**config.mk**
```make
export PLATFORM = sky130hd
export DESIGN_NAME = mod_exponent
export DESIGN_NICKNAME = mod_exponent
export VERILOG_FILES = /design/flow/design.v
export SDC_FILE = /design/flow/constraint.sdc
export NUM_CORES = 4
export LEC_CHECK = 0
export CAP_MARGIN = 20
export CORE_MARGIN = 8
export CORE_UTILIZATION = 40
export CTS_CLUSTER_SIZE = 96
export HOLD_SLACK_MARGIN = -0.1
export SLEW_MARGIN = 20
```
**constraint.sdc**
```tcl
create_clock -name core_clock -period 10.0 [get_ports {clk_in}]
set_input_delay 2.0000 -clock core_clock [delete_from_list [all_inputs] [get_ports {clk_in}]]
set_output_delay 2.0000 -clock core_clock [all_outputs]
set_load 0.01 [all_outputs]
```
**design.v**
```verilog
`timescale 1ns/1ps
`default_nettype none
module multiplier #(parameter WIDTH=256) (
    input wire clk_in,
    input wire rst_in,
    input wire [WIDTH-1:0] a_in,
    input wire [WIDTH-1:0] b_in,
    input wire valid_in,
    output logic [WIDTH*2-1:0] c_out,
    output logic valid_out,
    output logic busy_out
    );
    typedef enum {IDLE=0,COMPUTING=1,DONE=2} fsm_state;
    fsm_state state;
    logic [$clog2(WIDTH)-1:0] index;
    always_ff @(posedge clk_in) begin
        if (rst_in) begin
            c_out <= 0;
            index <= 0;
            state <= IDLE;
            valid_out <= 0;
            busy_out <= 0;
        end else begin
            case (state)
                IDLE: begin
                    if (valid_in) begin
                        c_out <= 0;
                        index <= 0;
                        state <= COMPUTING;
                        busy_out <= 1;
                    end
                end
                COMPUTING: begin
                    if (b_in[index] == 1'b1) begin
                        c_out <= c_out + (a_in << index);  
                    end
                    if (index == WIDTH-1) begin
                        valid_out <= 1;
                        busy_out <= 0;
                        state <= DONE;
                    end
                    index <= index+1;
                end
                DONE: begin
                    valid_out <= 0;
                    state <= IDLE;
                end
            endcase
        end
    end
endmodule
`default_nettype wire
`timescale 1ns/1ps
`default_nettype none
module mont_reduction #(parameter WIDTH=512)
    (input wire clk_in,
     input wire rst_in,
     input wire [WIDTH*2:0] x_mont,
     input wire [WIDTH-1:0] N,
     input wire [WIDTH:0] R,  
     input wire [WIDTH-1:0] N_prime,  
     input wire valid_in,
     output logic [WIDTH-1:0] x_out,
     output logic valid_out,
     output logic busy_out
    );
    logic [WIDTH:0] R_length;
    assign R_length = WIDTH;
    logic signed [WIDTH:0] m;
    logic signed [WIDTH*2:0] t;
    logic mult_valid_in, mult_valid_out, mult_busy;
    logic [WIDTH:0] mult_a, mult_b;
    logic [WIDTH*2+1:0] mult_out;
    multiplier #(.WIDTH(WIDTH+1))
     multiplier(
        .clk_in(clk_in),
        .rst_in(rst_in),
        .a_in(mult_a),
        .b_in(mult_b),
        .valid_in(mult_valid_in),
        .c_out(mult_out),
        .valid_out(mult_valid_out),
        .busy_out(mult_busy)
     );
    typedef enum  {IDLE=0,FIRST_OP=1,SETUP_SECOND=2,SECOND_OP=3,CHECK=4,DONE=5} fsm_state;
    fsm_state state;
    always_ff @(posedge clk_in) begin 
        if (rst_in) begin
            m <= 0;
            t <= 0;
            state <= IDLE;
            busy_out <= 1'b0;
            valid_out <= 1'b0;
            mult_valid_in <= 1'b0;
        end else begin
            case (state)
                IDLE: begin
                    if (valid_in) begin
                        mult_a <= x_mont[WIDTH:0];
                        mult_b <= N_prime;
                        mult_valid_in <= 1'b1;
                        state <= FIRST_OP;
                        busy_out <= 1'b1;
                    end
                end 
                FIRST_OP: begin
                    if (mult_valid_out) begin
                        state <= SETUP_SECOND;
                        m <= mult_out[WIDTH-1:0];
                    end
                    mult_valid_in <= 1'b0;
                end
                SETUP_SECOND: begin
                    mult_a <= m;
                    mult_b <= {1'b0,N};
                    mult_valid_in <= 1'b1;
                    state <= SECOND_OP;
                end
                SECOND_OP: begin
                    if (mult_valid_out) begin
                        t <= $signed({1'b0,x_mont}) - $signed(mult_out) >>> R_length;
                        state <= CHECK;
                    end
                    mult_valid_in <= 0;
                end
                CHECK: begin
                    if (t < 0) begin
                        x_out <= t + $signed({1'b0,N});
                    end else begin
                        x_out <= t[WIDTH-1:0];
                    end
                    valid_out <= 1'b1;
                    state <= DONE;
                    busy_out <= 1'b0;
                end
                DONE: begin
                    valid_out <= 1'b0;
                    state <= IDLE;
                end
            endcase       
        end
    end
endmodule
`default_nettype wire
`timescale 1ns/1ps
`default_nettype none
module mod_exponent #(parameter WIDTH = 64) (
    input wire clk_in,
    input wire rst_in,
    input wire [WIDTH-1:0] base,
    input wire [WIDTH-1:0] exponent,
    input wire [WIDTH-1:0] modulo,
    input wire [WIDTH-1:0] inv_modulo,  
    input wire [WIDTH:0] R,  
    input wire [WIDTH-1:0] start_product,  
    input wire valid_in,
    input wire ready_in,  
    output logic [WIDTH-1:0] c_out,
    output logic valid_out,
    output logic busy_out
    );
    typedef enum {IDLE=0,COMPUTING=1,DONE=2,UPDATE_PRODUCT=3,REDUCE=5,UPDATE_BASE=4,NEXT=6,LAST_REDUCTION=7,WAITING=8,MULTIPLIER_START=9,MULTIPLIER_DONE=10} states;
    states state;
    logic [WIDTH-1:0] running_product, current_base;
    logic [$clog2(WIDTH)-1:0] current_index;
    logic [WIDTH*2:0] reduce_input1, reduce_input2;
    logic [WIDTH-1:0] reduce_output1, reduce_output2;
    logic finished, finished2;  
        logic mult_valid_in, mult_valid_out, mult_busy;
    logic [WIDTH-1:0] mult_a, mult_b;
    logic [WIDTH*2-1:0] mult_out;
    multiplier #(.WIDTH(WIDTH))
     multiplier(
        .clk_in(clk_in),
        .rst_in(rst_in),
        .a_in(mult_a),
        .b_in(mult_b),
        .valid_in(mult_valid_in),
        .c_out(mult_out),
        .valid_out(mult_valid_out),
        .busy_out(mult_busy)
     );
    logic [WIDTH-1:0] mark_a, mark_b;
    logic [WIDTH*2-1:0] mark_out;
    logic markiplier_valid_in, markiplier_valid_out, markiplier_busy;
    multiplier #(.WIDTH(WIDTH))
     markiplier(.clk_in(clk_in),
                .rst_in(rst_in),
                .a_in(mark_a),
                .b_in(mark_b),
                .valid_in(markiplier_valid_in),
                .c_out(mark_out),
                .valid_out(markiplier_valid_out),
                .busy_out(markiplier_busy)
                );
    logic reduction_valid_in, reduction_valid_out, reduction_busy;
    mont_reduction #(.WIDTH(WIDTH))
     reduction(.clk_in(clk_in),
                .rst_in(rst_in),
                .x_mont(mult_out),
                .N(modulo),
                .R(R),
                .N_prime(inv_modulo),
                .valid_in(mult_valid_out),
                .x_out(reduce_output1),
                .valid_out(reduction_valid_out),
                .busy_out(reduction_busy)
     );
    logic reduction2_valid_in, reduction2_valid_out, reduction2_busy;
    mont_reduction #(.WIDTH(WIDTH))
     reduction2(.clk_in(clk_in),
                .rst_in(rst_in),
                .x_mont(mark_out),
                .N(modulo),
                .R(R),
                .N_prime(inv_modulo),
                .valid_in(markiplier_valid_out),
                .x_out(reduce_output2),
                .valid_out(reduction2_valid_out),
                .busy_out(reduction2_busy)
     );
    always_ff @(posedge clk_in) begin
        if (rst_in) begin
            running_product <= start_product;
            current_index <= 0;
            state <= IDLE;
            busy_out <= 0;
            finished <= 0;
            finished2 <= 0;
            valid_out <= 0;
            mult_valid_in <= 0;
            markiplier_valid_in <= 0;
        end else begin
            case (state)
                IDLE: begin
                    if (valid_in) begin
                        state <= COMPUTING;
                        running_product <= start_product;
                        current_index <= 0;
                        current_base <= base; 
                        busy_out <= 1;
                    end
                end 
                COMPUTING: begin
                    if (exponent[current_index] == 1) begin
                        state <= UPDATE_PRODUCT;
                    end else begin
                        state <= UPDATE_BASE;
                    end
                    finished <= 0;
                end
                UPDATE_BASE: begin
                    mult_a <= current_base;
                    mult_b <= current_base;
                    mult_valid_in <= 1'b1;
                    state <= REDUCE;
                end
                UPDATE_PRODUCT: begin
                    mult_a <= current_base;
                    mult_b <= current_base;
                    mult_valid_in <= 1'b1;
                    mark_a <= current_base;
                    mark_b <= running_product;
                    markiplier_valid_in <= 1'b1;
                    state <= REDUCE;
                end
                REDUCE: begin
                    if (exponent[current_index] == 1) begin
                        if (reduction_valid_out) begin
                            finished <= 1'b1;
                            current_base <= reduce_output1;
                        end
                        if (reduction2_valid_out) begin
                            finished2 <= 1'b1;
                            running_product <= reduce_output2;
                        end
                        if (finished == 1'b1 && finished2 == 1'b1) begin
                            state <= NEXT;
                        end
                        mult_valid_in <= 0;
                        markiplier_valid_in <= 0;
                    end else begin
                        if (reduction_valid_out) begin
                            finished <= 1'b1;
                            current_base <= reduce_output1;
                        end
                        if (finished) begin
                            state <= NEXT;
                        end
                        mult_valid_in <= 0;
                    end
                end
                NEXT: begin
                    current_index <= current_index + 1;
                    if (current_index == WIDTH-1) begin
                        state <= LAST_REDUCTION;
                    end else begin
                        state <= COMPUTING;
                    end
                    finished <= 0;
                end
                LAST_REDUCTION: begin
                    mark_a <= running_product;  
                    mark_b <= 1'b1;
                    markiplier_valid_in <= 1'b1;
                    state <= WAITING;
                end
                WAITING: begin
                    markiplier_valid_in <= 1'b0;
                    if (reduction2_valid_out) begin
                        c_out <= reduce_output2;
                        valid_out <= 1;
                        busy_out <= 0;
                        state <= DONE;
                    end
                end
                DONE: begin
                    if (ready_in) begin 
                        state <= IDLE;
                        valid_out <= 0;
                    end
                end
            endcase
        end
    end
endmodule
`default_nettype wire
```
**run.sh**
```bash
#!/bin/bash
# the make line also repeats each setting of config.mk as NAME=value (left out here)
make -C /OpenROAD-flow-scripts/flow DESIGN_CONFIG=/design/flow/config.mk WORK_HOME=/design/flow/orfs CLKGATE_MAP_FILE= finish
```
==> results of run 1 <==
cell type report:
type	instances	area (sq um)	share of cell area, %
antenna	53	133	0.0902
clock buffer	272	5600	3.81
clock inverter	99	1240	0.842
inverter	578	2170	1.48
multi-input combinational	12500	86900	59.1
sequential	1623	40300	27.4
tap	4366	5460	3.71
timing repair buffer	566	5270	3.58
routing by layer:
layer / part of all wire [%] / vias up / wire length, um
met5: 0.033 / - / 192
met4: 7.3 / 30 / 42000
met3: 8.3 / 1154 / 48000
met2: 44 / 5516 / 253000
met1: 41 / 60300 / 236000
li1: - / 57300 / -
through the flow:
step | power (mW) | hold WS [ns] | cell area, sq um | TNS (ns) | utilization, %
after floorplan | 7.72 | 0.391 | 133000 | -548.82 | -
after global placement | 8.29 | 0.438 | 140000 | 0 | 42.4
after detailed placement | 8.29 | 0.431 | 140000 | 0 | 42.4
after CTS | 16.0 | 0.440 | 147000 | 0 | 44.5
after global routing | 16.3 | 0.449 | 147000 | 0 | 44.5
final | 15.9 | 0.443 | 147000 | 0 | 44.5
==> results.cfg, run 1 <==
; generated from flow reports
[run_status]
status = timing/DRC/antenna clean

[yosys]
ys_warn_count = 6
synthTopCellsByArea = edfxtp_1, dfxtp_1, ha_1
mux_area_share_pct = 13.5
yosysCellCount = 15600
synthArstFlopShare_pct = 0
ys_sh_xor_pct = 4.93
ys_sh_aoi_pct = 22.6
edf_count = 770
syn_inst = 15600
top_cells_by_count = nand2_1, a21oi_1, nor2_1, ha_1, o21ai_0
ys_seq_share_pct = 30.3
synth_nets = 16900
synth-seq-cells = 1623
syn_area_sq_um = 133000
yosysUniqueCellTypes = 112
yosysTopAreaCellShare_pct = 17.4
avgSynthCellArea_sq_um = 8.49
simple_gate_share_pct = 15.7
top_logic_kind = AND-OR/OR-AND gates
yosys_area_sq_um = 133000
ys_sh_adder_pct = 8.56
top_area_cell = edfxtp_1
ff_type = dfxtp_1
synth.most_common_cell = nand2_1

[global_route]
grt.busiest_layer = met2
grt_pass1_vias = 114000
grt-ovfl-total = 0
grt.total_usage_pct = 31.4
antenna_found_initial = 66
grt_max_degree = 140
use_met3_pct = 5.45
grtUsageMet1_pct = 40.9
met2_usage_pct = 48.8
grt_pass1_wl_mm = 815

[clocking]
clock-sinks = 1623
cts_buffers = 199
tritoncts = done
cts_hold_buf = 0
cts.clk_slew.worst_paths_ns = 0.06
clkLatencyLatePin_ns = 1.01
postCtsSetupBuffers = 0
cts-root-buf = clkbuf_16
cts_resized = 0
ctsLongestPathBuffers = 4
htreeDepth = 4

[pwr]
p_per_area_nw_per_um2 = 108
pwr-share-seq_pct = 44.6
top_power_group = the clock network
switching_share_pct = 25.6
comb_power_mw = 1.08
p_seq_mw = 7.10
peakVddDrop_mv = 0.150
power_frac_comb_pct = 6.8
p_leak_nw = 58.4
pwr-share-clk_pct = 48.6
p_clk_mw = 7.75
power.internal_mw = 11.9
switchingPower_mw = 4.07

[worst_hold_path]
min_path_cells = 0
hold_path_end = c_out[31]
hold_class = reg -> reg
hp-start = reduction2.x_out[31]

[worst_setup_path]
cp_common_cell = nor2_1
reg2regPathDepth = 25
crit_path_max_fanout = 45
slowest_stage = dfxtp_4
r2r_slack_ns = 1.70
crit_family = simple AND/OR/NAND/NOR gates
cpPeakStageDelay_ns = 0.79
cp-endpoint = reduction2.multiplier.c_out[127]
crit_start = reduction2.multiplier.index[0]
critical_path_buf_inv_count = 1
critPathRequiredTime_ns = 10.82
endpoint_kind = register
r2r-start = reduction2.multiplier.index[0]
criticalPathCategory = reg -> reg
worstPathArrival_ns = 9.12
cp.depth = 25
reg2reg_to = reduction2.multiplier.c_out[127]
cp-start-kind = register

[timing]
clock.fmax_ghz = 0.121
final-setup-viol-count = 0
timing_hold_violations_final = 0
clock_skew_ns = 0.120
setup_slack_ns = 1.70
slew_violations = 0
rsz0062_at_grt = no
slew_headroom_pct = 20.6
period_used_pct = 83.0
finalCriticalPeriod_ns = 8.30
tightest_slew_ns = 1.18

[die]
core_area_sq_um = 330000
dieArea_sq_um = 351000
core.rowCount = 211
die_y_um = 592
fp.dieW_um = 592
floorplanUtilization_pct = 40.2
io_pins = 455

[routing]
drt_iter0_markers = 15200
wl_mm = 579
vias = 124000
drc_errors = 0
wire_per_inst_um = 28.9
firstDrtPassIters = 8
antenna_left = 0
routed_via_density = 6.21

[placement]
dp.cells = 19600
pre_cts_ws_ns = 2.07
numPortBuffers = 389
hpwl_mm = 467
routabilityCongestion = 1.01

[run]
tool_warnings = 104
drv_cap = 0

[cells_and_area]
n_fill_cell = 33000
fin_cells = 20000
area_growth_pct = 10.8
final_nets = 16700
==> run 2, diff against run 1 <==
CORE_MARGIN = 2   (was 8)
CORE_UTILIZATION = 18   (was 40)
CTS_CLUSTER_SIZE = not set   (was 96)
HOLD_SLACK_MARGIN = not set   (was -0.1)
PLACE_DENSITY = 0.4   (was not set)
clock period = 12.4 ns   (was 10.0 ns; I/O delays follow)
==> results.cfg, run 2 <==
; generated from flow reports
[clocking]
postCtsSetupBuffers = 0
clkLatencyLatePin_ns = 1.06
ctsLongestPathBuffers = 4
cts_resized = 0
cts-root-buf = clkbuf_16
cts_hold_buf = 0
htreeDepth = 4
tritoncts = done
clock-sinks = 1623
cts.clk_slew.worst_paths_ns = 0.07
cts_buffers = 221

[global_route]
grt-ovfl-total = 0
use_met3_pct = 1.78
grt_max_degree = 125
grt.total_usage_pct = 17.6
grt.busiest_layer = met2
met2_usage_pct = 28.4
grtUsageMet1_pct = 23.4
grt_pass1_vias = 117000
antenna_found_initial = 94
grt_pass1_wl_mm = 938

[routing]
vias = 123000
firstDrtPassIters = 9
wl_mm = 691
drc_errors = 0
routed_via_density = 4.80
antenna_left = 0
drt_iter0_markers = 12200
wire_per_inst_um = 27.0

[placement]
routabilityCongestion = 0.977
numPortBuffers = 389
place_area_sq_um = 147000
hpwl_mm = 565

[cells_and_area]
final_nets = 16800
fin_util_pct = 21.1
final_area_sq_um = 155000
area_growth_pct = 16.8

[pwr]
pwr-share-seq_pct = 41.7
p_seq_mw = 5.70
peakVddDrop_mv = 0.136
comb_power_mw = 0.986
top_power_group = the clock network
finalPower_mw = 13.7
power_frac_comb_pct = 7.2
p_per_area_nw_per_um2 = 88.2
switchingPower_mw = 3.62
power.internal_mw = 10.1
p_leak_nw = 59.0
p_clk_mw = 6.98
switching_share_pct = 26.5
pwr-share-clk_pct = 51.1

[timing]
timing.hold.ws_ns = 0.414
clock.fmax_ghz = 0.108
period_used_pct = 74.9
final-setup-viol-count = 0
slew_headroom_pct = 15.6
finalCriticalPeriod_ns = 9.28
rsz0062_at_grt = no
slew_violations = 0
timing_hold_violations_final = 0
clock_skew_ns = 0.123
tightest_slew_ns = 1.27

[worst_setup_path]
cp.depth = 23
reg2reg_to = markiplier.c_out[126]
critical_path_buf_inv_count = 2
cpPeakStageDelay_ns = 0.93
reg2regPathDepth = 23
worstPathArrival_ns = 10.13
crit_start = markiplier.index[0]
cp_common_cell = a21oi_1
cp-endpoint = markiplier.c_out[126]
crit_path_max_fanout = 55
r2r-start = markiplier.index[0]
endpoint_kind = register
cp_cell_sequence = buf_4, inv_1, o31a_1, a21oi_1, mux2_2, mux2_2, nor2_1, ha_1, nand4_1, nor2_1, o2111ai_1, nor4_1, a22oi_1, a21oi_1, o41ai_2, o41ai_1, a31o_2, a21oi_1, o221ai_1, nand2_1, a31oi_1, xor2_1, a22o_1
r2r_slack_ns = 3.12
slowest_stage = o41ai_1
critPathRequiredTime_ns = 13.25
crit_family = AND-OR/OR-AND gates
criticalPathCategory = reg -> reg
cp-start-kind = register

[worst_hold_path]
hold_class = reg -> reg
hp-start = reduction2.x_out[49]
hold_path_end = c_out[49]
min_path_cells = 0

[yosys]
ys_sh_aoi_pct = 22.6
ff_type = dfxtp_1
synth-seq-cells = 1623
yosysCellCount = 15600
synth.most_common_cell = nand2_1
syn_area_sq_um = 133000
synthArstFlopShare_pct = 0
syn_inst = 15600
top_area_cell = edfxtp_1
avgSynthCellArea_sq_um = 8.49
ys_warn_count = 6
yosys_area_sq_um = 133000
yosysUniqueCellTypes = 112
edf_count = 770
mux_area_share_pct = 13.5
top_logic_kind = AND-OR/OR-AND gates
simple_gate_share_pct = 15.7
top_cells_by_count = nand2_1, a21oi_1, nor2_1, ha_1, o21ai_0
ys_sh_xor_pct = 4.93
yosysTopAreaCellShare_pct = 17.4
ys_seq_share_pct = 30.3
synthTopCellsByArea = edfxtp_1, dfxtp_1, ha_1
ys_sh_adder_pct = 8.56
synth_nets = 16900

[run]
drv_cap = 0
tool_warnings = 104

[run_status]
status = timing/DRC/antenna clean

[die]
core_area_sq_um = 735000
floorplanUtilization_pct = 18.0
dieArea_sq_um = 744000
core.rowCount = 315
die_y_um = 863
fp.dieW_um = 863
io_pins = 455
run 2: cell type report:
| cell class | instances | area (sq um) |
|---|---|---|
| multi-input cells | 12500 | 87000 |
| inverters | 578 | 2170 |
| flip-flops and latches | 1623 | 40300 |
| clock inverters | 117 | 1450 |
| fillers | 81700 | 580000 |
| well taps | 9827 | 12300 |
| repair buffers | 595 | 5540 |
| diodes | 45 | 113 |
| clock buffers | 295 | 6190 |
run 2: metal layers:
layer,vias up,share of wire (%)
li1,57400,-
met1,60400,44
met2,3826,45
met3,833,4.7
met4,0,5.8
met5,-,0
run 2: metrics by stage:
| stage | TNS [ns] | setup slack (ns) | instances |
|---|---|---|---|
| floorplan | -53.46 | -0.207 | 15600 |
| global placement | 0 | 3.26 | 25100 |
| detailed placement | 0 | 3.25 | 25100 |
| CTS | 0 | 3.17 | 25500 |
| global route | 0 | 2.86 | 25500 |
| finish | 0 | 3.12 | 25500 |
==> run 3, diff against run 2 <==
ABC_AREA = 0   (was not set)
CAP_MARGIN = 40   (was 20)
CELL_PAD_IN_SITES_DETAIL_PLACEMENT = 0   (was not set)
CELL_PAD_IN_SITES_GLOBAL_PLACEMENT = 0   (was not set)
CORE_UTILIZATION = 67   (was 18)
GPL_ROUTABILITY_DRIVEN = 1   (was not set)
MAX_ROUTING_LAYER = met4   (was not set)
PLACE_DENSITY = not set   (was 0.4)
TNS_END_PERCENT = 90   (was not set)
clock period = 5.65 ns   (was 12.4 ns; I/O delays follow)
==> results.cfg, run 3 <==
; generated from flow reports
[placement]
hpwl_mm = 486
place_area_sq_um = 159000
dp.cells = 20500
numPortBuffers = 389
routabilityCongestion = 1.24

[yosys]
yosys_area_sq_um = 133000
mux_area_share_pct = 13.5
ys_sh_adder_pct = 8.56
ys_sh_xor_pct = 4.93
avgSynthCellArea_sq_um = 8.49
simple_gate_share_pct = 15.7
syn_inst = 15600
top_logic_kind = AND-OR/OR-AND gates
yosysTopAreaCellShare_pct = 17.4
ys_warn_count = 6
top_area_cell = edfxtp_1
yosysUniqueCellTypes = 112
syn_area_sq_um = 133000
synth.most_common_cell = nand2_1
synth-seq-cells = 1623
ff_type = dfxtp_1
ys_sh_aoi_pct = 22.6
synth_nets = 16900
ys_seq_share_pct = 30.3
edf_count = 770
synthTopCellsByArea = edfxtp_1, dfxtp_1, ha_1
synthArstFlopShare_pct = 0
top_cells_by_count = nand2_1, a21oi_1, nor2_1, ha_1, o21ai_0
yosysCellCount = 15600

[die]
core_area_sq_um = 197000
core.rowCount = 163
fp.dieW_um = 449
floorplanUtilization_pct = 67.4
dieArea_sq_um = 202000
die_y_um = 449
io_pins = 455

[clocking]
htreeDepth = 4
cts_hold_buf = 0
cts_buffers = 180
cts-root-buf = clkbuf_16
clock-sinks = 1623
ctsLongestPathBuffers = 3

[global_route]
grt-ovfl-total = 106
grt.total_usage_pct = 74.1

[run_status]
error = [ERROR GRT-0116] Global routing finished with congestion. Check the congestion regions in the DRC Viewer.
status = did not finish
stop_stage = global routing
-- run 3: stage by stage --
stage / utilization [%] / setup WS, ns
3_3_place_gp: 80.4 / -0.727
3_5_place_dp: 80.5 / -0.843
4_1_cts: 85.4 / -0.258
2_1_floorplan: - / -1.66
-- run 3: timing repair --
item | CTS
setup endpoints to repair | 182
gates cloned | 9
pin swaps | 167
gates resized | 527
buffers inserted | 123
hold endpoints to repair | 0
-- run 3: routing by layer --
layer	GRT overflow	GRT usage, %
met3	0	52.7
met4	53	74.2
met5	-	-
met2	49	91.7
met1	4	72.8
==> run 4, diff against run 3 <==
ABC_AREA = 1   (was 0)
CELL_PAD_IN_SITES_GLOBAL_PLACEMENT = 3   (was 0)
CORE_MARGIN = 5   (was 2)
CORE_UTILIZATION = 36   (was 67)
GPL_ROUTABILITY_DRIVEN = 0   (was 1)
GPL_TIMING_DRIVEN = 0   (was not set)
HOLD_SLACK_MARGIN = -0.03   (was not set)
MAX_ROUTING_LAYER = met5   (was met4)
PLACE_DENSITY_LB_ADDON = 0.14   (was not set)
SETUP_SLACK_MARGIN = 3.86   (was not set)
SLEW_MARGIN = 5   (was 20)
TNS_END_PERCENT = 45   (was 90)
clock period = 13.9 ns   (was 5.65 ns; I/O delays follow)
==> results.cfg, run 4 <==
; generated from flow reports
[yosys]
synth-seq-cells = 1623
yosysTopAreaCellShare_pct = 19.0
yosysCellCount = 27500
syn_inst = 27500
mux_area_share_pct = 0.295
ys_sh_adder_pct = 7.11
yosys_area_sq_um = 160000
ys_sh_xor_pct = 1.28
ys_seq_share_pct = 25.1
simple_gate_share_pct = 36.2
avgSynthCellArea_sq_um = 5.82
synth_nets = 28800
ys_warn_count = 6
edf_count = 770
top_area_cell = nand2_1
synthArstFlopShare_pct = 0
ys_sh_aoi_pct = 19.2
ff_type = dfxtp_1
synthTopCellsByArea = nand2_1, edfxtp_1, dfxtp_1
top_cells_by_count = nand2_1, inv_1, nor2_1, o21ai_0, a21oi_1
synth.most_common_cell = nand2_1
syn_area_sq_um = 160000
yosysUniqueCellTypes = 58
top_logic_kind = simple AND/OR/NAND/NOR gates

[pwr]
power.internal_mw = 8.56
peakVddDrop_mv = 0.122
p_per_area_nw_per_um2 = 65.7
p_leak_nw = 83.8
switching_share_pct = 27.9
pwr-share-seq_pct = 42.7
top_power_group = the clock network
switchingPower_mw = 3.31
pwr-share-clk_pct = 47.8
p_seq_mw = 5.07
comb_power_mw = 1.13
p_clk_mw = 5.67
power_frac_comb_pct = 9.5

[routing]
drt_iter0_markers = 26200
wl_mm = 1060
vias = 198000
antenna_left = 0
routed_via_density = 5.77
wire_per_inst_um = 30.8
drc_errors = 0
firstDrtPassIters = 9

[cells_and_area]
n_fill_cell = 50500
final_area_sq_um = 181000
fin_util_pct = 40.9
fin_cells = 34400
final_nets = 29500
area_growth_pct = 13.0

[worst_setup_path]
crit_family = AND-OR/OR-AND gates
crit_start = reduction2.multiplier.index[1]
slowest_stage = o21ai_0
criticalPathCategory = reg -> reg
crit_path_max_fanout = 10
cp_common_cell = a21oi_1
cp_cell_sequence = buf_2, buf_2, buf_2, a21oi_1, a31oi_1, nand2_1, nand2_1, o21ai_0, o21ai_0, nand2_1, o21ai_1, nor2_1, ha_1, a21oi_1, nor2_1, nor2_1, nand3_1, a21oi_1, nand3_1, a21oi_1, nand2_1, nand3_1, a21oi_1
r2r-start = reduction2.multiplier.index[1]
worstPathArrival_ns = 8.02
critPathRequiredTime_ns = 14.70
cp.depth = 23
r2r_slack_ns = 6.68
cp-start-kind = register
cpPeakStageDelay_ns = 0.86
critical_path_buf_inv_count = 3
endpoint_kind = register
reg2regPathDepth = 23
cp-endpoint = reduction2.multiplier.c_out[129]
reg2reg_to = reduction2.multiplier.c_out[129]

[placement]
place_area_sq_um = 173000
numPortBuffers = 388
hpwl_mm = 924
pre_cts_ws_ns = 6.48
dp.cells = 33900

[global_route]
grt-ovfl-total = 0
grt_pass1_vias = 181000
grt_max_degree = 36
grt_pass1_wl_mm = 1420
grt.total_usage_pct = 43.9
antenna_found_initial = 86

[worst_hold_path]
hold_class = reg -> reg
hp-start = markiplier.state[1]
hold_path_end = markiplier.state[0]
min_path_cells = 2

[timing]
finalCriticalPeriod_ns = 7.22
rsz0062_at_grt = no
clock_skew_ns = 0.0749
tightest_slew_ns = 1.09
setup_tns_ns = 0
slew_violations = 0
slew_headroom_pct = 26.3
setup_slack_ns = 6.68
period_used_pct = 52.0
clock.fmax_ghz = 0.138
final-setup-viol-count = 0
timing_hold_violations_final = 0

[clocking]
cts_buffers = 200
cts_hold_buf = 0
clkLatencyLatePin_ns = 0.97
cts-root-buf = clkbuf_16
htreeDepth = 4
cts.clk_slew.worst_paths_ns = 0.07
postCtsSetupBuffers = 0
tritoncts = done
ctsLongestPathBuffers = 4
clock-sinks = 1623
cts_resized = 0

[run_status]
status = timing/DRC/antenna clean

[run]
tool_warnings = 94
drv_cap = 0

[die]
io_pins = 455
die_y_um = 676
core.rowCount = 244
dieArea_sq_um = 458000
floorplanUtilization_pct = 36.2
fp.dieW_um = 676
core_area_sq_um = 442000
==> run 4: per-stage QoR <==
step / power (mW) / hold slack [ns]
after floorplan: 5.67 / 0.396
after global placement: 6.20 / 0.414
after detailed placement: 6.24 / 0.416
after CTS: 11.8 / 0.433
after global routing: 12.1 / 0.457
final: 11.9 / 0.429
==> run 4: metal layers <==
| metal | GRT usage [%] | part of all wire [%] | vias up |
|---|---|---|---|
| met4 | 42.3 | 12 | 44 |
| met3 | 10.4 | 9.9 | 3004 |
| met5 | 0 | 0.054 | - |
| met2 | 65.4 | 41 | 11400 |
| li1 | - | - | 91100 |
| met1 | 51.3 | 37 | 92800 |
==> run 4: area by class of cell <==
cell class                      count  area (sq um)  area share (%)
Buffer                            844          3540            1.96
Clock buffer                      249          5390            2.98
Inverter                         3676         13800            7.64
Tap cell                         5904          7390            4.09
Antenna cell                       75           188           0.104
Sequential cell                  1623         40200            22.2
Multi-Input combinational cell  21300        102000            56.7
Timing Repair Buffer              555          6250            3.46
Clock inverter                    121          1480           0.818
==> run 5, diff against run 4 <==
CELL_PAD_IN_SITES_DETAIL_PLACEMENT = 1   (was 0)
MIN_ROUTING_LAYER = met2   (was not set)
SLEW_MARGIN = 20   (was 5)
==> results.cfg, run 5 <==
; generated from flow reports
[run_status]
status = did not finish
stop_stage = global routing
error = [ERROR GRT-0116] Global routing finished with congestion. Check the congestion regions in the DRC Viewer.

[die]
io_pins = 455
core.rowCount = 244
die_y_um = 676
fp.dieW_um = 676
dieArea_sq_um = 458000
floorplanUtilization_pct = 36.2
core_area_sq_um = 442000

[yosys]
syn_inst = 27500
synth-seq-cells = 1623
synthTopCellsByArea = nand2_1, edfxtp_1, dfxtp_1
ys_seq_share_pct = 25.1
synthArstFlopShare_pct = 0
ff_type = dfxtp_1
ys_warn_count = 6
simple_gate_share_pct = 36.2
yosys_area_sq_um = 160000
synth.most_common_cell = nand2_1
yosysCellCount = 27500
edf_count = 770
ys_sh_xor_pct = 1.28
ys_sh_adder_pct = 7.11
yosysTopAreaCellShare_pct = 19.0
synth_nets = 28800
top_logic_kind = simple AND/OR/NAND/NOR gates
top_cells_by_count = nand2_1, inv_1, nor2_1, o21ai_0, a21oi_1
avgSynthCellArea_sq_um = 5.82
top_area_cell = nand2_1
ys_sh_aoi_pct = 19.2
yosysUniqueCellTypes = 58
mux_area_share_pct = 0.295
syn_area_sq_um = 160000

[clocking]
cts_resized = 0
postCtsSetupBuffers = 0
htreeDepth = 4
ctsLongestPathBuffers = 4
cts_buffers = 201
cts_hold_buf = 0
cts-root-buf = clkbuf_16
clock-sinks = 1623

[placement]
hpwl_mm = 955
pre_cts_ws_ns = 6.44
numPortBuffers = 388

[global_route]
grt.total_usage_pct = 80.8
grt-ovfl-total = 1240
## run 5: stage by stage
stage	cells	area (sq um)	hold WS, ns	util [%]
after floorplan	27500	160000	0.396	-
after global placement	33800	171000	0.414	38.7
after detailed placement	33900	173000	0.422	39.2
after CTS	34300	180000	0.446	40.8
## run 5: layer usage
layer  global-route usage, %  overflow
met1                       -         -
met5                    59.2       121
met4                    67.0        97
met3                    87.3       911
met2                    84.5       111
==> run 6, diff against run 5 <==
CAP_MARGIN = 20   (was 40)
CELL_PAD_IN_SITES_DETAIL_PLACEMENT = not set   (was 1)
CELL_PAD_IN_SITES_GLOBAL_PLACEMENT = not set   (was 3)
CORE_MARGIN = 2   (was 5)
CORE_UTILIZATION = 72   (was 36)
CTS_CLUSTER_SIZE = 10   (was not set)
GPL_ROUTABILITY_DRIVEN = not set   (was 0)
GPL_TIMING_DRIVEN = not set   (was 0)
HOLD_SLACK_MARGIN = not set   (was -0.03)
MAX_ROUTING_LAYER = not set   (was met5)
MIN_ROUTING_LAYER = not set   (was met2)
PLACE_DENSITY = 0.39   (was not set)
PLACE_DENSITY_LB_ADDON = not set   (was 0.14)
SETUP_SLACK_MARGIN = -0.3   (was 3.86)
TNS_END_PERCENT = 10   (was 45)
clock period = 5.36 ns   (was 13.9 ns; I/O delays follow)
==> results.cfg, run 6 <==
; generated from flow reports
[run_status]
status = did not finish
stop_stage = global routing
error = [ERROR GRT-0116] Global routing finished with congestion. Check the congestion regions in the DRC Viewer.

[die]
core_area_sq_um = 221000
io_pins = 455
core.rowCount = 173
fp.dieW_um = 475
dieArea_sq_um = 226000
floorplanUtilization_pct = 72.2
die_y_um = 475

[placement]
place_area_sq_um = 168000
dp.cells = 30400
hpwl_mm = 631
routabilityCongestion = 1.46
numPortBuffers = 389

[yosys]
synth_nets = 28800
yosysUniqueCellTypes = 58
ys_seq_share_pct = 25.1
mux_area_share_pct = 0.295
yosys_area_sq_um = 160000
top_cells_by_count = nand2_1, inv_1, nor2_1, o21ai_0, a21oi_1
ys_sh_aoi_pct = 19.2
ys_warn_count = 6
yosysCellCount = 27500
synth.most_common_cell = nand2_1
syn_area_sq_um = 160000
synthTopCellsByArea = nand2_1, edfxtp_1, dfxtp_1
ys_sh_adder_pct = 7.11
synth-seq-cells = 1623
yosysTopAreaCellShare_pct = 19.0
ys_sh_xor_pct = 1.28
edf_count = 770
syn_inst = 27500
avgSynthCellArea_sq_um = 5.82
top_area_cell = nand2_1
simple_gate_share_pct = 36.2
top_logic_kind = simple AND/OR/NAND/NOR gates
synthArstFlopShare_pct = 0
ff_type = dfxtp_1

[clocking]
ctsLongestPathBuffers = 3
cts-root-buf = clkbuf_16
cts_buffers = 197
cts_resized = 0
htreeDepth = 4
clock-sinks = 1623
postCtsSetupBuffers = 0
cts_hold_buf = 0

[global_route]
grt.total_usage_pct = 75.8
grt-ovfl-total = 894
-- run 6: metal layers --
metal	overflow	global-route usage [%]
met5	0	22.0
met1	5	77.5
met2	615	92.4
met3	4	58.0
met4	270	76.6
-- run 6: metrics by stage --
step                      utilization [%]  setup WS (ns)
after floorplan                         -          -2.26
after global placement               75.7          0.334
after detailed placement             75.7          0.257
after CTS                            78.5          0.254
==> run 7, diff against run 6 <==
ABC_AREA = 0   (was 1)
CAP_MARGIN = 40   (was 20)
CELL_PAD_IN_SITES_DETAIL_PLACEMENT = 0   (was not set)
CELL_PAD_IN_SITES_GLOBAL_PLACEMENT = 0   (was not set)
CORE_MARGIN = 5   (was 2)
CORE_UTILIZATION = 36   (was 72)
CTS_CLUSTER_SIZE = not set   (was 10)
GPL_ROUTABILITY_DRIVEN = 1   (was not set)
MAX_ROUTING_LAYER = met5   (was not set)
PLACE_DENSITY = not set   (was 0.39)
PLACE_DENSITY_LB_ADDON = 0.16   (was not set)
SETUP_SLACK_MARGIN = not set   (was -0.3)
TNS_END_PERCENT = 90   (was 10)
clock period = 13.9 ns   (was 5.36 ns; I/O delays follow)
==> results.cfg, run 7 <==
; generated from flow reports
[die]
floorplanUtilization_pct = 36.1
die_y_um = 617
dieArea_sq_um = 381000
core_area_sq_um = 368000
io_pins = 455
core.rowCount = 223
fp.dieW_um = 617

[global_route]
grt.total_usage_pct = 29.8
grt_pass1_vias = 114000
antenna_found_initial = 65
grt_pass1_wl_mm = 837
grt-ovfl-total = 0
grt_max_degree = 130

[worst_setup_path]
critical_path_buf_inv_count = 1
crit_family = AND-OR/OR-AND gates
reg2reg_to = reduction.multiplier.c_out[126]
critPathRequiredTime_ns = 14.64
cp-start-kind = register
slowest_stage = buf_4
r2r_slack_ns = 5.28
crit_path_max_fanout = 47
endpoint_kind = register
reg2regPathDepth = 24
criticalPathCategory = reg -> reg
cp.depth = 24
cp_common_cell = nand2_1
worstPathArrival_ns = 9.36
cp-endpoint = reduction.multiplier.c_out[126]
r2r-start = reduction.multiplier.index[1]
crit_start = reduction.multiplier.index[1]
cpPeakStageDelay_ns = 0.80
cp_cell_sequence = buf_4, mux4_2, nand2_1, nand2_1, o21ai_0, nor2_1, a21oi_1, nor2_1, ha_1, nand2_1, or3_1, nor3_2, nand3_1, o21ai_2, nor3b_2, a41oi_1, or3_1, o31ai_2, a41oi_2, o21ai_2, a31oi_1, o31ai_1, xnor2_1, o22ai_2

[yosys]
mux_area_share_pct = 13.5
yosysTopAreaCellShare_pct = 17.4
synth-seq-cells = 1623
ys_sh_adder_pct = 8.56
avgSynthCellArea_sq_um = 8.49
edf_count = 770
syn_area_sq_um = 133000
ys_warn_count = 6
top_cells_by_count = nand2_1, a21oi_1, nor2_1, ha_1, o21ai_0
synthArstFlopShare_pct = 0
ys_sh_xor_pct = 4.93
yosysCellCount = 15600
synth_nets = 16900
syn_inst = 15600
yosys_area_sq_um = 133000
ys_seq_share_pct = 30.3
synthTopCellsByArea = edfxtp_1, dfxtp_1, ha_1
synth.most_common_cell = nand2_1
top_logic_kind = AND-OR/OR-AND gates
yosysUniqueCellTypes = 112
simple_gate_share_pct = 15.7
top_area_cell = edfxtp_1
ys_sh_aoi_pct = 22.6
ff_type = dfxtp_1

[clocking]
cts_resized = 0
htreeDepth = 4
ctsLongestPathBuffers = 4
clkLatencyLatePin_ns = 0.97
tritoncts = done
postCtsSetupBuffers = 0
cts_buffers = 205
cts_hold_buf = 0
cts-root-buf = clkbuf_16
cts.clk_slew.worst_paths_ns = 0.06
clock-sinks = 1623

[timing]
setup_slack_ns = 5.28
slew_violations = 0
period_used_pct = 62.0
setup_tns_ns = 0
rsz0062_at_grt = no
clock.fmax_ghz = 0.116
final-setup-viol-count = 0
slew_headroom_pct = 24.0
tightest_slew_ns = 1.14
clock_skew_ns = 0.106
finalCriticalPeriod_ns = 8.62
timing_hold_violations_final = 0

[cells_and_area]
final_nets = 16800
area_growth_pct = 12.1
fin_cells = 20500
comb_area_sq_um = 86900
seq_area_sq_um = 40300
fin_util_pct = 40.4
n_fill_cell = 37800

[routing]
antenna_left = 0
drt_iter0_markers = 14200
vias = 124000
routed_via_density = 6.02
wl_mm = 597
drc_errors = 0
wire_per_inst_um = 29.1
firstDrtPassIters = 8

[run]
tool_warnings = 102
drv_cap = 0

[pwr]
comb_power_mw = 0.825
p_clk_mw = 5.68
p_seq_mw = 5.11
power_frac_comb_pct = 7.1
peakVddDrop_mv = 0.107
p_per_area_nw_per_um2 = 78.0
top_power_group = the clock network
pwr-share-seq_pct = 44.0
pwr-share-clk_pct = 48.9
switching_share_pct = 25.5
power.internal_mw = 8.66
p_leak_nw = 59.0
switchingPower_mw = 2.96
finalPower_mw = 11.6

[placement]
dp.cells = 20100
hpwl_mm = 486
numPortBuffers = 389
pre_cts_ws_ns = 5.35
routabilityCongestion = 1.01

[worst_hold_path]
min_path_cells = 2
hp-start = reduction2.m[30]
hold_path_end = reduction2.m[30]
hold_class = reg -> reg

[run_status]
status = timing/DRC/antenna clean
run 7: area by class of cell:
cell class	instances	share of cell area [%]
diodes	34	0.0572
inverters	578	1.46
clock inverters	110	0.868
well taps	4837	4.07
repair buffers	628	4.22
clock buffers	271	3.86
flip-flops and latches	1623	27.1
multi-input cells	12500	58.4
run 7: stage by stage:
step	hold slack, ns	instance area [sq um]
after floorplan	0.391	133000
after global placement	0.439	141000
after detailed placement	0.443	141000
after CTS	0.451	148000
after global routing	0.470	149000
final	0.452	149000
run 7: per-layer routing:
metal | global-route usage (%) | up-vias | share of wire, %
li1 | - | 57400 | -
met1 | 38.8 | 60400 | 41
met2 | 47.8 | 4991 | 45
met3 | 5.00 | 959 | 7.5
met4 | 14.7 | 32 | 5.9
met5 | 0 | - | 0.036
==> run 8, diff against run 7 <==
ABC_AREA = not set   (was 0)
CAP_MARGIN = 20   (was 40)
CELL_PAD_IN_SITES_DETAIL_PLACEMENT = not set   (was 0)
CELL_PAD_IN_SITES_GLOBAL_PLACEMENT = not set   (was 0)
CORE_MARGIN = 2   (was 5)
CORE_UTILIZATION = 57   (was 36)
GPL_ROUTABILITY_DRIVEN = not set   (was 1)
MAX_ROUTING_LAYER = not set   (was met5)
PLACE_DENSITY_LB_ADDON = not set   (was 0.16)
SETUP_SLACK_MARGIN = 1.44   (was not set)
TNS_END_PERCENT = not set   (was 90)
clock period = 4.94 ns   (was 13.9 ns; I/O delays follow)
==> results.cfg, run 8 <==
; generated from flow reports
[die]
floorplanUtilization_pct = 57.2
core_area_sq_um = 232000
fp.dieW_um = 487
die_y_um = 487
io_pins = 455
dieArea_sq_um = 237000
core.rowCount = 177

[clocking]
ctsLongestPathBuffers = 3
htreeDepth = 4
clock-sinks = 1623
cts_hold_buf = 0
cts-root-buf = clkbuf_16
cts_buffers = 182

[yosys]
yosysCellCount = 15600
yosysTopAreaCellShare_pct = 17.4
top_cells_by_count = nand2_1, a21oi_1, nor2_1, ha_1, o21ai_0
syn_inst = 15600
synth_nets = 16900
edf_count = 770
synthTopCellsByArea = edfxtp_1, dfxtp_1, ha_1
top_area_cell = edfxtp_1
ys_sh_aoi_pct = 22.6
yosysUniqueCellTypes = 112
ys_warn_count = 6
yosys_area_sq_um = 133000
ys_sh_adder_pct = 8.56
ys_sh_xor_pct = 4.93
synth-seq-cells = 1623
ys_seq_share_pct = 30.3
synth.most_common_cell = nand2_1
synthArstFlopShare_pct = 0
simple_gate_share_pct = 15.7
syn_area_sq_um = 133000
ff_type = dfxtp_1
avgSynthCellArea_sq_um = 8.49
top_logic_kind = AND-OR/OR-AND gates
mux_area_share_pct = 13.5

[placement]
dp.cells = 21900
numPortBuffers = 389
hpwl_mm = 525
pre_cts_ws_ns = -1.21
routabilityCongestion = 1.16

[run_status]
stop_stage = global routing
status = did not finish
==> run 8: through the flow <==
stage | power, mW | hold slack, ns | instance area [sq um]
floorplan | 15.6 | 0.391 | 135000
global placement | 17.1 | 0.434 | 167000
detailed placement | 17.2 | 0.448 | 167000
CTS | 31.9 | 0.457 | 183000
==> run 8: what timing repair did <==
item / in CTS
gates cloned: 12
endpoints found under the setup margin: 790
gates resized: 1539
pin swaps: 540
buffers inserted: 380
==> run 9, diff against run 8 <==
CORE_UTILIZATION = 22   (was 57)
PLACE_DENSITY = 0.4   (was not set)
SETUP_SLACK_MARGIN = not set   (was 1.44)
clock period = 8.75 ns   (was 4.94 ns; I/O delays follow)
==> results.cfg, run 9 <==
; generated from flow reports
[worst_hold_path]
hold_path_end = c_out[32]
hold_class = reg -> reg
min_path_cells = 0
hp-start = reduction2.x_out[32]

[worst_setup_path]
endpoint_kind = register
cpPeakStageDelay_ns = 0.79
cp.depth = 20
reg2regPathDepth = 20
r2r-start = reduction.multiplier.index[0]
cp-endpoint = reduction.multiplier.c_out[126]
cp-start-kind = register
slowest_stage = dfxtp_4
crit_path_max_fanout = 46
r2r_slack_ns = 0.87
reg2reg_to = reduction.multiplier.c_out[126]
critical_path_buf_inv_count = 1
crit_family = AND-OR/OR-AND gates
criticalPathCategory = reg -> reg
critPathRequiredTime_ns = 9.57
cp_cell_sequence = buf_12, mux4_2, mux2_2, o21ai_0, mux2i_1, o21ai_0, nor2_1, ha_1, nand2_1, or3_1, nor4_1, a41oi_1, or3_1, o31ai_2, a41oi_2, o21ai_2, a31oi_1, o31ai_1, xnor2_1, o22ai_2
worstPathArrival_ns = 8.70
crit_start = reduction.multiplier.index[0]

[routing]
wl_mm = 684
vias = 123000
antenna_left = 0
routed_via_density = 5.18
drt_iter0_markers = 11600
drc_errors = 0
firstDrtPassIters = 6
wire_per_inst_um = 28.7

[placement]
numPortBuffers = 389
hpwl_mm = 562
dp.cells = 23400
routabilityCongestion = 0.986

[die]
core_area_sq_um = 602000
fp.dieW_um = 781
floorplanUtilization_pct = 22.1
dieArea_sq_um = 610000
core.rowCount = 285
io_pins = 455
die_y_um = 781

[yosys]
top_cells_by_count = nand2_1, a21oi_1, nor2_1, ha_1, o21ai_0
synthArstFlopShare_pct = 0
ys_seq_share_pct = 30.3
ff_type = dfxtp_1
top_area_cell = edfxtp_1
yosysTopAreaCellShare_pct = 17.4
ys_warn_count = 6
mux_area_share_pct = 13.5
yosysUniqueCellTypes = 112
ys_sh_xor_pct = 4.93
ys_sh_aoi_pct = 22.6
synth-seq-cells = 1623
syn_area_sq_um = 133000
syn_inst = 15600
avgSynthCellArea_sq_um = 8.49
synth.most_common_cell = nand2_1
synth_nets = 16900
yosysCellCount = 15600
yosys_area_sq_um = 133000
edf_count = 770
simple_gate_share_pct = 15.7
ys_sh_adder_pct = 8.56
synthTopCellsByArea = edfxtp_1, dfxtp_1, ha_1
top_logic_kind = AND-OR/OR-AND gates

[timing]
tightest_slew_ns = 1.37
finalCriticalPeriod_ns = 7.88
clock.fmax_ghz = 0.127
timing_hold_violations_final = 0
period_used_pct = 90.1
slew_headroom_pct = 7.94
final-setup-viol-count = 0
rsz0062_at_grt = no
clock_skew_ns = 0.0966
slew_violations = 0

[run]
tool_warnings = 95
drv_cap = 0

[clocking]
htreeDepth = 4
cts_resized = 0
clkLatencyLatePin_ns = 0.99
cts_buffers = 211
cts.clk_slew.worst_paths_ns = 0.07
cts_hold_buf = 0
tritoncts = done
postCtsSetupBuffers = 0
clock-sinks = 1623
cts-root-buf = clkbuf_16
ctsLongestPathBuffers = 4

[pwr]
switchingPower_mw = 5.04
p_seq_mw = 8.10
pwr-share-clk_pct = 50.5
p_per_area_nw_per_um2 = 124
peakVddDrop_mv = 0.161
switching_share_pct = 26.5
comb_power_mw = 1.33
p_clk_mw = 9.60
top_power_group = the clock network
power.internal_mw = 14.0
power_frac_comb_pct = 7.0
p_leak_nw = 59.2
finalPower_mw = 19.0
pwr-share-seq_pct = 42.6

[global_route]
antenna_found_initial = 113
grt_pass1_vias = 118000
grt-ovfl-total = 0
grt.total_usage_pct = 21.4
grt_pass1_wl_mm = 935
grt_max_degree = 84

[cells_and_area]
final_nets = 16900
n_fill_cell = 66000
area_growth_pct = 15.4
seq_area_sq_um = 40300
comb_area_sq_um = 86900
fin_cells = 23800

[run_status]
status = timing/DRC/antenna clean
-- run 9: final cells by class --
cell class | instances | share of cell area [%]
diodes | 29 | 0.0474
clock buffers | 262 | 3.79
clock inverters | 126 | 1.05
inverters | 578 | 1.42
multi-input cells | 12500 | 56.8
flip-flops and latches | 1623 | 26.3
well taps | 8036 | 6.57
repair buffers | 688 | 4.04
-- run 9: routing by layer --
layer	routed length [um]	track usage, %	part of all wire (%)
met1	296000	28.0	43
met2	314000	35.2	46
met3	33400	2.19	4.9
met4	40100	10.3	5.9
met5	123	0	0.018
-- run 9: metrics by stage --
stage | area (sq um) | hold WS [ns] | util [%] | setup WS (ns) | setup TNS, ns
4_1_cts | 153000 | 0.445 | 25.4 | 0.962 | 0
3_3_place_gp | 146000 | 0.429 | 24.2 | 1.03 | 0
6_report | 153000 | 0.444 | 25.4 | 0.867 | 0
5_1_grt | 153000 | 0.454 | 25.4 | 0.534 | 0
2_1_floorplan | 133000 | 0.391 | - | -3.13 | -831.99
3_5_place_dp | 146000 | 0.427 | 24.2 | 1.03 | 0
==> run 10, diff against run 9 <==
ABC_AREA = 1   (was not set)
CORE_UTILIZATION = 30   (was 22)
GPL_ROUTABILITY_DRIVEN = 0   (was not set)
GPL_TIMING_DRIVEN = 0   (was not set)
clock period = 10.0 ns   (was 8.75 ns; I/O delays follow)
==> results.cfg, run 10 <==
; generated from flow reports
[worst_hold_path]
hold_path_end = c_out[59]
min_path_cells = 0
hp-start = reduction2.x_out[59]
hold_class = reg -> reg

[placement]
numPortBuffers = 388
hpwl_mm = 966
place_area_sq_um = 174000
dp.cells = 35000
pre_cts_ws_ns = 3.03

[pwr]
top_power_group = the clock network
switchingPower_mw = 4.74
power.internal_mw = 12.1
p_per_area_nw_per_um2 = 93.1
p_seq_mw = 7.09
pwr-share-clk_pct = 48.5
peakVddDrop_mv = 0.150
pwr-share-seq_pct = 42.0
finalPower_mw = 16.9
switching_share_pct = 28.1
power_frac_comb_pct = 9.5
comb_power_mw = 1.60
p_clk_mw = 8.19
p_leak_nw = 83.5

[routing]
wire_per_inst_um = 31.3
wl_mm = 1110
routed_via_density = 5.56
drc_errors = 0
firstDrtPassIters = 8
vias = 197000
drt_iter0_markers = 24900
antenna_left = 0

[yosys]
yosysCellCount = 27500
ys_sh_xor_pct = 1.28
synthArstFlopShare_pct = 0
top_logic_kind = simple AND/OR/NAND/NOR gates
ys_sh_adder_pct = 7.11
ys_seq_share_pct = 25.1
ys_sh_aoi_pct = 19.2
synth.most_common_cell = nand2_1
simple_gate_share_pct = 36.2
top_cells_by_count = nand2_1, inv_1, nor2_1, o21ai_0, a21oi_1
edf_count = 770
synth-seq-cells = 1623
synth_nets = 28800
avgSynthCellArea_sq_um = 5.82
ys_warn_count = 6
yosysUniqueCellTypes = 58
syn_area_sq_um = 160000
yosysTopAreaCellShare_pct = 19.0
yosys_area_sq_um = 160000
syn_inst = 27500
top_area_cell = nand2_1
ff_type = dfxtp_1
synthTopCellsByArea = nand2_1, edfxtp_1, dfxtp_1
mux_area_share_pct = 0.295

[global_route]
grt_pass1_vias = 181000
grt_max_degree = 28
grt_pass1_wl_mm = 1470
antenna_found_initial = 119
grt-ovfl-total = 0
grt.total_usage_pct = 39.2

[worst_setup_path]
reg2regPathDepth = 22
slowest_stage = o21ai_0
cp_cell_sequence = clkbuf_1, clkbuf_1, o21ai_0, nand2_1, o21ai_0, o21ai_0, nand2_1, o21ai_0, ha_1, nand2_1, nor2_1, inv_1, nor2_1, nand2_1, nor4_1, nand2_1, nand3_1, nand2_1, nand2_1, nand2_1, nand3_1, a21oi_1
cp_common_cell = nand2_1
r2r_slack_ns = 2.47
critPathRequiredTime_ns = 10.83
critical_path_buf_inv_count = 3
cpPeakStageDelay_ns = 1.06
cp-endpoint = markiplier.c_out[118]
crit_start = markiplier.index[1]
criticalPathCategory = reg -> reg
worstPathArrival_ns = 8.36
r2r-start = markiplier.index[1]
crit_family = simple AND/OR/NAND/NOR gates
cp.depth = 22
endpoint_kind = register
crit_path_max_fanout = 10
cp-start-kind = register
reg2reg_to = markiplier.c_out[118]

[clocking]
ctsLongestPathBuffers = 4
cts-root-buf = clkbuf_16
clkLatencyLatePin_ns = 1.02
cts_hold_buf = 0
cts.clk_slew.worst_paths_ns = 0.07
htreeDepth = 4
cts_buffers = 208
cts_resized = 0
postCtsSetupBuffers = 0
clock-sinks = 1623
tritoncts = done

[die]
die_y_um = 734
dieArea_sq_um = 539000
floorplanUtilization_pct = 30.1
core_area_sq_um = 532000
core.rowCount = 268
io_pins = 455
fp.dieW_um = 734

[timing]
period_used_pct = 75.3
tightest_slew_ns = 1.42
finalCriticalPeriod_ns = 7.53
final-setup-viol-count = 0
clock_skew_ns = 0.174
clock.fmax_ghz = 0.133
slew_headroom_pct = 4.24
timing_hold_violations_final = 0
slew_violations = 0
setup_slack_ns = 2.47
rsz0062_at_grt = no

[cells_and_area]
fin_cells = 35400
area_growth_pct = 13.4
fin_util_pct = 34.1
final_nets = 29400
final_area_sq_um = 181000

[run]
drv_cap = 0
tool_warnings = 93

[run_status]
status = timing/DRC/antenna clean
==> run 10: per-stage QoR <==
step	setup TNS [ns]	hold slack (ns)
final	0	0.418
after global routing	0	0.448
after CTS	0	0.425
after detailed placement	0	0.411
after global placement	-1690.93	0.402
after floorplan	0	0.396
==> run 10: area by class of cell <==
class	count	area, sq um
plain buffers	844	3560
clock buffers	262	5590
well taps	7020	8780
multi-input cells	21300	103000
repair buffers	477	5210
clock inverters	123	1540
diodes	52	130
flip-flops and latches	1623	40200
inverters	3676	13800
fillers	61400	351000
==> run 10: layer usage <==
metal  part of all wire (%)  track usage, %  up-vias
li1                       -               -    90900
met1                     39            47.9    93300
met2                     42            58.7     9964
met3                    8.3            7.33     2457
met4                     11            34.8       38
met5                  0.023               0        -
==> run 11, diff against run 10 <==
ABC_AREA = 0   (was 1)
CAP_MARGIN = 40   (was 20)
CELL_PAD_IN_SITES_DETAIL_PLACEMENT = 0   (was not set)
CELL_PAD_IN_SITES_GLOBAL_PLACEMENT = 1   (was not set)
CORE_UTILIZATION = 58   (was 30)
GPL_ROUTABILITY_DRIVEN = 1   (was 0)
GPL_TIMING_DRIVEN = not set   (was 0)
MAX_ROUTING_LAYER = met4   (was not set)
PLACE_DENSITY = 0.58   (was 0.4)
TNS_END_PERCENT = 90   (was not set)
clock period = 13.9 ns   (was 10.0 ns; I/O delays follow)
==> results.cfg, run 11 <==
; generated from flow reports
[die]
core.rowCount = 175
fp.dieW_um = 482
floorplanUtilization_pct = 58.3
die_y_um = 482
dieArea_sq_um = 233000
core_area_sq_um = 227000
io_pins = 455

[clocking]
cts.clk_slew.worst_paths_ns = 0.07
tritoncts = done
clock-sinks = 1623
ctsLongestPathBuffers = 3
postCtsSetupBuffers = 0
cts_resized = 0
htreeDepth = 4
clkLatencyLatePin_ns = 0.89
cts-root-buf = clkbuf_16
cts_buffers = 184
cts_hold_buf = 0

[yosys]
syn_inst = 15600
yosys_area_sq_um = 133000
mux_area_share_pct = 13.5
ys_warn_count = 6
synth_nets = 16900
simple_gate_share_pct = 15.7
avgSynthCellArea_sq_um = 8.49
edf_count = 770
ff_type = dfxtp_1
ys_sh_xor_pct = 4.93
yosysTopAreaCellShare_pct = 17.4
synthTopCellsByArea = edfxtp_1, dfxtp_1, ha_1
top_logic_kind = AND-OR/OR-AND gates
yosysCellCount = 15600
yosysUniqueCellTypes = 112
ys_sh_adder_pct = 8.56
synth-seq-cells = 1623
top_cells_by_count = nand2_1, a21oi_1, nor2_1, ha_1, o21ai_0
synth.most_common_cell = nand2_1
synthArstFlopShare_pct = 0
top_area_cell = edfxtp_1
ys_sh_aoi_pct = 22.6
syn_area_sq_um = 133000
ys_seq_share_pct = 30.3

[global_route]
grt_max_degree = 97
grt_pass1_vias = 118000
grt-ovfl-total = 0
grtUsageMet1_pct = 54.9
grt.busiest_layer = met2
antenna_found_initial = 83
use_met3_pct = 13.6
met2_usage_pct = 67.4
grt.total_usage_pct = 47.2
grt_pass1_wl_mm = 788

[run_status]
status = timing/DRC/antenna clean

[worst_setup_path]
cp_cell_sequence = buf_4, mux4_2, mux2_2, o21ai_0, mux2i_1, o21ai_0, nor2_1, ha_1, nand2_1, or3_1, nor4_1, a41oi_1, or3_1, o31ai_2, a41oi_2, o21ai_2, a31oi_1, o31ai_1, xnor2_1, o22ai_2
endpoint_kind = register
cpPeakStageDelay_ns = 0.80
reg2regPathDepth = 20
slowest_stage = dfxtp_4
crit_family = AND-OR/OR-AND gates
reg2reg_to = reduction.multiplier.c_out[126]
criticalPathCategory = reg -> reg
cp-start-kind = register
r2r-start = reduction.multiplier.index[0]
critPathRequiredTime_ns = 14.62
cp-endpoint = reduction.multiplier.c_out[126]
crit_path_max_fanout = 43
crit_start = reduction.multiplier.index[0]
critical_path_buf_inv_count = 1
r2r_slack_ns = 5.94
cp.depth = 20
worstPathArrival_ns = 8.68

[timing]
tightest_slew_ns = 1.10
period_used_pct = 57.2
setup_tns_ns = 0
slew_violations = 0
clock.fmax_ghz = 0.126
clock_skew_ns = 0.0875
finalCriticalPeriod_ns = 7.96
setup_slack_ns = 5.94
rsz0062_at_grt = no
timing_hold_violations_final = 0
slew_headroom_pct = 24.8
timing.hold.ws_ns = 0.449
final-setup-viol-count = 0

[routing]
vias = 127000
drt_iter0_markers = 18300
antenna_left = 0
routed_via_density = 6.83
wl_mm = 553
wire_per_inst_um = 29.6
firstDrtPassIters = 9
drc_errors = 0

[pwr]
power_frac_comb_pct = 7.1
pwr-share-seq_pct = 45.5
p_clk_mw = 5.35
switchingPower_mw = 2.88
top_power_group = the clock network
switching_share_pct = 25.6
pwr-share-clk_pct = 47.5
comb_power_mw = 0.794
p_per_area_nw_per_um2 = 77.3
p_leak_nw = 58.4
finalPower_mw = 11.3
peakVddDrop_mv = 0.112
p_seq_mw = 5.12
power.internal_mw = 8.38

[cells_and_area]
area_growth_pct = 9.77
final_nets = 16700
final_area_sq_um = 146000
n_fill_cell = 19200

[worst_hold_path]
hold_class = reg -> reg
hold_path_end = c_out[44]
min_path_cells = 0
hp-start = reduction2.x_out[44]

[placement]
pre_cts_ws_ns = 5.56
place_area_sq_um = 138000
hpwl_mm = 440
routabilityCongestion = 1.15
numPortBuffers = 389

[run]
tool_warnings = 96
drv_cap = 0
[run 11: final cells by class]
type / instances / area (sq um) / share of cell area (%)
Timing Repair Buffer: 575 / 5860 / 4.02
Clock buffer: 238 / 4960 / 3.40
Multi-Input combinational cell: 12500 / 86900 / 59.6
Clock inverter: 108 / 1590 / 1.09
Antenna cell: 74 / 185 / 0.127
Tap cell: 3009 / 3760 / 2.58
Sequential cell: 1623 / 40300 / 27.6
Inverter: 578 / 2170 / 1.49
[run 11: metal layers]
| metal | wire [um] | vias to the layer above | share of wire [%] |
|---|---|---|---|
| li1 | - | 57300 | - |
| met1 | 200000 | 60500 | 36 |
| met2 | 233000 | 7831 | 42 |
| met3 | 64400 | 1857 | 12 |
| met4 | 55600 | 0 | 10 |
| met5 | 0 | - | 0 |
[run 11: through the flow]
stage | util, % | instances
finish | 64.1 | 18700
global route | 64.0 | 18700
CTS | 63.7 | 18600
detailed placement | 60.8 | 18200
global placement | 60.7 | 18200
floorplan | - | 15600
==> run 12, diff against run 11 <==
CELL_PAD_IN_SITES_GLOBAL_PLACEMENT = 0   (was 1)
CORE_ASPECT_RATIO = 1.04   (was not set)
CORE_UTILIZATION = 70   (was 58)
CTS_CLUSTER_DIAMETER = 28   (was not set)
PLACE_DENSITY = 0.64   (was 0.58)
clock period = 18.5 ns   (was 13.9 ns; I/O delays follow)
==> results.cfg, run 12 <==
; generated from flow reports
[clocking]
cts_hold_buf = 0
clock-sinks = 1623
cts_resized = 0
ctsLongestPathBuffers = 4
cts_buffers = 391
cts-root-buf = clkbuf_16
postCtsSetupBuffers = 0
htreeDepth = 5

[yosys]
ys_sh_aoi_pct = 22.6
mux_area_share_pct = 13.5
synth-seq-cells = 1623
top_area_cell = edfxtp_1
edf_count = 770
yosysTopAreaCellShare_pct = 17.4
synthArstFlopShare_pct = 0
ys_seq_share_pct = 30.3
simple_gate_share_pct = 15.7
top_logic_kind = AND-OR/OR-AND gates
ys_warn_count = 6
avgSynthCellArea_sq_um = 8.49
synthTopCellsByArea = edfxtp_1, dfxtp_1, ha_1
top_cells_by_count = nand2_1, a21oi_1, nor2_1, ha_1, o21ai_0
syn_area_sq_um = 133000
yosysUniqueCellTypes = 112
ys_sh_xor_pct = 4.93
synth_nets = 16900
synth.most_common_cell = nand2_1
syn_inst = 15600
yosysCellCount = 15600
yosys_area_sq_um = 133000
ys_sh_adder_pct = 8.56
ff_type = dfxtp_1

[die]
io_pins = 455
die_y_um = 448
core.rowCount = 163
fp.dieW_um = 431
core_area_sq_um = 189000
floorplanUtilization_pct = 70.2
dieArea_sq_um = 193000

[run_status]
stop_stage = global routing
status = did not finish

[placement]
routabilityCongestion = 1.20
place_area_sq_um = 138000
hpwl_mm = 416
numPortBuffers = 389
[run 12: metrics by stage]
step,std cells,setup slack [ns],util (%),hold slack [ns]
after floorplan,15600,4.67,-,0.391
after global placement,17600,9.52,72.6,0.429
after detailed placement,17700,9.34,72.8,0.432
after CTS,18400,9.28,79.9,0.446
==> run 13, diff against run 12 <==
CORE_ASPECT_RATIO = not set   (was 1.04)
CORE_UTILIZATION = 60   (was 70)
CTS_CLUSTER_DIAMETER = 32   (was 28)
PLACE_DENSITY = 0.6   (was 0.64)
clock period = 5.84 ns   (was 18.5 ns; I/O delays follow)
==> results.cfg, run 13 <==
; generated from flow reports
[die]
fp.dieW_um = 474
dieArea_sq_um = 225000
io_pins = 455
core_area_sq_um = 220000
core.rowCount = 172
die_y_um = 474
floorplanUtilization_pct = 60.4

[clocking]
ctsLongestPathBuffers = 4
cts_buffers = 358
cts_hold_buf = 0
clock-sinks = 1623
cts-root-buf = clkbuf_16
htreeDepth = 5

[global_route]
grt.total_usage_pct = 77.2
grt-ovfl-total = 14

[yosys]
top_area_cell = edfxtp_1
ys_warn_count = 6
edf_count = 770
synth_nets = 16900
ys_sh_adder_pct = 8.56
simple_gate_share_pct = 15.7
top_cells_by_count = nand2_1, a21oi_1, nor2_1, ha_1, o21ai_0
synthTopCellsByArea = edfxtp_1, dfxtp_1, ha_1
top_logic_kind = AND-OR/OR-AND gates
syn_inst = 15600
ys_sh_xor_pct = 4.93
yosysCellCount = 15600
mux_area_share_pct = 13.5
syn_area_sq_um = 133000
avgSynthCellArea_sq_um = 8.49
ys_seq_share_pct = 30.3
ff_type = dfxtp_1
yosysTopAreaCellShare_pct = 17.4
yosysUniqueCellTypes = 112
synth-seq-cells = 1623
synth.most_common_cell = nand2_1
synthArstFlopShare_pct = 0
yosys_area_sq_um = 133000
ys_sh_aoi_pct = 22.6

[placement]
place_area_sq_um = 157000
hpwl_mm = 493
routabilityCongestion = 1.21
numPortBuffers = 389
dp.cells = 20700

[run_status]
status = did not finish
stop_stage = global routing
error = [ERROR GRT-0232] Routing congestion too high. Check the congestion heatmap in the GUI.
## run 13: repair_timing
action	4_1_cts
gates cloned	6
setup buffers	122
hold endpoints to repair	0
gates resized	487
pin swaps	117
setup endpoints to repair	144
## run 13: routing by layer
metal  GRT usage, %  GRT overflow
met5              -             -
met4           73.1             4
met3           63.9             0
met2           90.9             9
met1           75.6             1
## run 13: metrics by stage
step	setup slack [ns]	power (mW)	util, %	setup TNS, ns
2_1_floorplan	-0.112	13.2	-	-7.16
3_3_place_gp	-0.606	14.2	71.5	-19.68
3_5_place_dp	-0.662	14.3	71.6	-30.23
4_1_cts	-0.123	35.4	78.7	-0.473
No activity file was given, so power comes from the tool's default toggle rates.
